==> flow/design.v (excerpt) <==
module Cordic #(parameter MODE = 0, STAGES = 8, WIDTH = 16, PHASE_WIDTH = 19)(
input wire                        in_clk,
input wire                        in_rst,
input wire                        in_enable,
input wire    [WIDTH-1:0]         in_x,
input wire    [WIDTH-1:0]         in_y,
input wire    [PHASE_WIDTH-1:0]   in_phase,
output wire                       out_valid,
output wire   [PHASE_WIDTH-1:0]   out_phase,
output wire   [WIDTH-1:0]         out_x,
output wire   [WIDTH-1:0]         out_y
);
For scale: about 5600 cells after synthesis, about 540 flip-flops, ~110 I/O pins, about 51000 um2 of cells after synthesis.
Settings: LEC_CHECK=0, CAP_MARGIN=35, CORE_ASPECT_RATIO=0.52, CORE_MARGIN=3, CORE_UTILIZATION=36, GPL_TIMING_DRIVEN=0, MAX_ROUTING_LAYER=met4, PLACE_DENSITY_LB_ADDON=0.0, SETUP_SLACK_MARGIN=4.41, SLEW_MARGIN=40, TNS_END_PERCENT=20; clock period 14.8 ns.
run.sh (not shown) runs the stock make flow with config.mk's settings and CLKGATE_MAP_FILE=.
Change:
CAP_MARGIN = 20   (was 35)
CORE_ASPECT_RATIO = default   (was 0.52)
CORE_MARGIN = 2   (was 3)
CORE_UTILIZATION = 72   (was 36)
GPL_TIMING_DRIVEN = default   (was 0)
MAX_ROUTING_LAYER = default   (was met4)
PLACE_DENSITY_LB_ADDON = default   (was 0.0)
SETUP_SLACK_MARGIN = default   (was 4.41)
SLEW_MARGIN = 20   (was 40)
TNS_END_PERCENT = 45   (was 20)
clock period = 9.57 ns   (was 14.8 ns; I/O delays follow)
Cell area shrinks by a few percent.
Via count shrinks by a few percent.
Routed wire length shrinks by a quarter to a third.
Setup slack got worse by 4.2 ns.
Area after synthesis stays the same.
Die area shrinks by well over a third.
Utilization grows by 37 points.
Non-clock buffer count shrinks by 195.
Synthesized cell count is unchanged.
Register-to-register slack got worse by 3.8 ns.
Change:
CORE_UTILIZATION = 52   (was 72)
CTS_CLUSTER_SIZE = 100   (was default)
TNS_END_PERCENT = default   (was 45)
clock period = 4.94 ns   (was 9.57 ns; I/O delays follow)
Result: With this change the flow completed, yet does not pass: setup timing. Via count decreases slightly. Die size increases by well over a third. Synthesized area does not change. Setup slack loses 2.7 ns. Final cell count increases by roughly a tenth. Sequential share of layout area decreases by 1.2 points. Design area increases by a few percent. Wire length decreases slightly. Critical path depth decreases by 2.

== quartz ==
Cordic again, from the RTL that the note above started with.
Settings: LEC_CHECK=0, CAP_MARGIN=10, CELL_PAD_IN_SITES_DETAIL_PLACEMENT=0, CORE_MARGIN=2, CORE_UTILIZATION=72, MAX_ROUTING_LAYER=met4, MIN_ROUTING_LAYER=met1, PLACE_DENSITY=0.64, SETUP_SLACK_MARGIN=1.08, SLEW_MARGIN=20; clock period 6.36 ns.
Completing all stages was not enough for quartz: its layout failed the final checks because of setup timing.
## Diff of input files: lagoon against quartz
# quartz
export LEC_CHECK = 0
export CAP_MARGIN = 10
export CELL_PAD_IN_SITES_DETAIL_PLACEMENT = 0
export CORE_MARGIN = 2
export CORE_UTILIZATION = 72
export MAX_ROUTING_LAYER = met4
export MIN_ROUTING_LAYER = met1
export PLACE_DENSITY = 0.64
export SETUP_SLACK_MARGIN = 1.08
export SLEW_MARGIN = 20
create_clock -name core_clock -period 6.36 [get_ports {in_clk}]
# lagoon
export LEC_CHECK = 0
export CAP_MARGIN = 0
export CELL_PAD_IN_SITES_DETAIL_PLACEMENT = 1
export CELL_PAD_IN_SITES_GLOBAL_PLACEMENT = 2
export CORE_ASPECT_RATIO = 1.1
export CORE_MARGIN = 2
export CORE_UTILIZATION = 64
export CTS_CLUSTER_DIAMETER = 203
export GPL_TIMING_DRIVEN = 1
export HOLD_SLACK_MARGIN = 0.12
export MAX_ROUTING_LAYER = met5
export MIN_ROUTING_LAYER = met2
export PLACE_DENSITY_LB_ADDON = 0.09
export SETUP_SLACK_MARGIN = 1.43
export SLEW_MARGIN = 40
export TNS_END_PERCENT = 25
create_clock -name core_clock -period 6.36 [get_ports {in_clk}]
On average cell area after synthesis, quartz tracks lagoon almost exactly. Going from quartz to lagoon, placeable core region picked up an extra 12%; core utilization at floorplan moved down. Re post-synthesis instance area: no difference whatsoever between quartz and lagoon. Summary of lagoon over quartz: number of cell rows climbed about 11%; overall die area shows an increase of about 12%. As the logs show, lagoon stopped at global placement without I/O after a tool error, so it never reached the end of the flow.
Input changes introduced in maple (baseline for comparison: lagoon):
# lagoon
export LEC_CHECK = 0
export CAP_MARGIN = 0
export CELL_PAD_IN_SITES_DETAIL_PLACEMENT = 1
export CELL_PAD_IN_SITES_GLOBAL_PLACEMENT = 2
export CORE_ASPECT_RATIO = 1.1
export CORE_MARGIN = 2
export CORE_UTILIZATION = 64
export CTS_CLUSTER_DIAMETER = 203
export GPL_TIMING_DRIVEN = 1
export HOLD_SLACK_MARGIN = 0.12
export MAX_ROUTING_LAYER = met5
export MIN_ROUTING_LAYER = met2
export PLACE_DENSITY_LB_ADDON = 0.09
export SETUP_SLACK_MARGIN = 1.43
export SLEW_MARGIN = 40
export TNS_END_PERCENT = 25
create_clock -name core_clock -period 6.36 [get_ports {in_clk}]
# maple
export LEC_CHECK = 0
export CAP_MARGIN = 20
export CORE_MARGIN = 2
export CORE_UTILIZATION = 40
export SETUP_SLACK_MARGIN = -0.2
export SLEW_MARGIN = 20
create_clock -name core_clock -period 8.77 [get_ports {in_clk}]
[summary]
maple went all the way through the flow, and no timing, DRC or antenna check failed.
On vertical die dimension, the lower figure sits with lagoon, not maple.
The core footprint in maple is 1.6 times that in lagoon.
Relative to lagoon, die area has gone up in maple.
Modified inputs, zinc compared to maple
# maple
export LEC_CHECK = 0
export CAP_MARGIN = 20
export CORE_MARGIN = 2
export CORE_UTILIZATION = 40
export SETUP_SLACK_MARGIN = -0.2
export SLEW_MARGIN = 20
create_clock -name core_clock -period 8.77 [get_ports {in_clk}]
# zinc
export LEC_CHECK = 0
export CAP_MARGIN = 20
export CORE_MARGIN = 2
export CORE_UTILIZATION = 72
export PLACE_DENSITY = 0.66
export SETUP_SLACK_MARGIN = -0.57
export SLEW_MARGIN = 20
create_clock -name core_clock -period 7.61 [get_ports {in_clk}]
[summary]
Layout checks on zinc: not met. Flow itself completed; violations: setup timing. zinc reports a lower die size than maple does. met2 track demand over resource in global routing for zinc: 27 points up relative to maple. zinc gives more routing usage on met1 than maple did.

Cordic again, from the RTL that the note above started with.
==> flow/design.v (excerpt) <==
module Cordic #(parameter MODE = 0, STAGES = 8, WIDTH = 16, PHASE_WIDTH = 19)(
input wire                        in_clk,
input wire                        in_rst,
input wire                        in_enable,
input wire    [WIDTH-1:0]         in_x,
input wire    [WIDTH-1:0]         in_y,
input wire    [PHASE_WIDTH-1:0]   in_phase,
output wire                       out_valid,
output wire   [PHASE_WIDTH-1:0]   out_phase,
output wire   [WIDTH-1:0]         out_x,
output wire   [WIDTH-1:0]         out_y
);
localparam	ROTATIONAL = 0, 
			VECTORING  = 1;
wire signed   [WIDTH:0]         xn [STAGES:0];
wire signed   [WIDTH:0]         yn [STAGES:0];
wire signed   [PHASE_WIDTH-1:0]   zn [STAGES:0];
reg signed  [WIDTH:0]         xn_reg [STAGES:0];
reg signed  [WIDTH:0]         yn_reg [STAGES:0];
reg signed  [PHASE_WIDTH-1:0]   zn_reg [STAGES:0];
reg start;
generate
	if(MODE == ROTATIONAL) begin
reg [WIDTH-1:0] temp_x, temp_y;
reg [PHASE_WIDTH-1:0] temp_z;
always @ (posedge in_clk or negedge in_rst) 
begin
 if(!in_rst) begin
	temp_x <= 'b0;
	temp_y <= 'b0;
	temp_z <= 'b0; 
 end else if (start) begin
	temp_x <= in_x;
	temp_y <= in_y;
	temp_z <= in_phase;
	end
end
wire [PHASE_WIDTH-1:0] half_pi = 19'h19220;
wire [PHASE_WIDTH-1:0] z_limit = 19'h1b333;
reg [WIDTH-1:0] adjusted_x, adjusted_y;
reg [PHASE_WIDTH-1:0] adjusted_z;
always @ (*) 
begin
	if(temp_z[PHASE_WIDTH-1] == 1'b0 && temp_z > z_limit) begin
		adjusted_x = ~temp_y + 'b1;
		adjusted_y = temp_x;
		adjusted_z = temp_z - half_pi;
	end 
	else if(temp_z[PHASE_WIDTH-1] == 1'b1 && (~temp_z+19'b1) > z_limit) begin
		adjusted_x = temp_y;
		adjusted_y = ~temp_x + 'b1;
  ...
clock: 9.0 ns
lec_check: 0
cap_margin: 5
cell_pad_in_sites_detail_placement: 2
cell_pad_in_sites_global_placement: 2
core_margin: 7
core_utilization: 60
gpl_routability_driven: 0
max_routing_layer: met4
place_density_lb_addon: 0.07
slew_margin: 10
The starting point never finished: it broke off in global placement without I/O.
Then changed:
==> flow/config.mk (replaced) <==
export PLATFORM = sky130hd
export DESIGN_NAME = Cordic
export DESIGN_NICKNAME = Cordic
export VERILOG_FILES = /design/flow/design.v
export SDC_FILE = /design/flow/constraint.sdc
export NUM_CORES = 4
export LEC_CHECK = 0
export CAP_MARGIN = 5
export CORE_MARGIN = 2
export CORE_UTILIZATION = 72
export PLACE_DENSITY = 0.64
export SETUP_SLACK_MARGIN = -0.57
export SLEW_MARGIN = 20
==> flow/constraint.sdc (replaced) <==
create_clock -name core_clock -period 6.92 [get_ports {in_clk}]
set_input_delay 1.3840 -clock core_clock [delete_from_list [all_inputs] [get_ports {in_clk}]]
set_output_delay 1.3840 -clock core_clock [all_outputs]
set_load 0.01 [all_outputs]
With this change the flow ran to the end with violations: negative setup slack.
Die size fell by about 22%.
Synthesized area stays the same.
Synthesized cell count is unchanged.
Then changed:
==> flow/config.mk (replaced) <==
export PLATFORM = sky130hd
export DESIGN_NAME = Cordic
export DESIGN_NICKNAME = Cordic
export VERILOG_FILES = /design/flow/design.v
export SDC_FILE = /design/flow/constraint.sdc
export NUM_CORES = 4
export LEC_CHECK = 0
export CAP_MARGIN = 20
export CORE_MARGIN = 2
export CORE_UTILIZATION = 40
export SLEW_MARGIN = 20
==> flow/constraint.sdc (replaced) <==
create_clock -name core_clock -period 8.77 [get_ports {in_clk}]
set_input_delay 1.7540 -clock core_clock [delete_from_list [all_inputs] [get_ports {in_clk}]]
set_output_delay 1.7540 -clock core_clock [all_outputs]
set_load 0.01 [all_outputs]
What happened: Now the flow passed the timing, DRC and antenna checks; first-iteration DRC count went down by 21%; routed wire length is lower by 5.9%; setup slack is better by 1.2 ns; sequential cell count is unchanged.
Then changed:
--- a/flow/config.mk
+++ b/flow/config.mk
@@ -6,6 +6,7 @@
 export NUM_CORES = 4
 export LEC_CHECK = 0
-export CAP_MARGIN = 20
+export CAP_MARGIN = 5
+export CELL_PAD_IN_SITES_GLOBAL_PLACEMENT = 2
 export CORE_MARGIN = 2
-export CORE_UTILIZATION = 40
-export SLEW_MARGIN = 20
+export CORE_UTILIZATION = 41
+export SLEW_MARGIN = 10
==> flow/constraint.sdc (replaced) <==
create_clock -name core_clock -period 9.0 [get_ports {in_clk}]
set_input_delay 1.8000 -clock core_clock [delete_from_list [all_inputs] [get_ports {in_clk}]]
set_output_delay 1.8000 -clock core_clock [all_outputs]
set_load 0.01 [all_outputs]
Wire length came out higher by 14%.
Final area hardly moves.
Sequential share of layout area hardly moves.
Hold slack gets better by 0.012 ns.
Global-route usage came out higher by 3.2 points.
Count of clock-buffer cells in the layout came out lower by 4.
Via count barely changes.
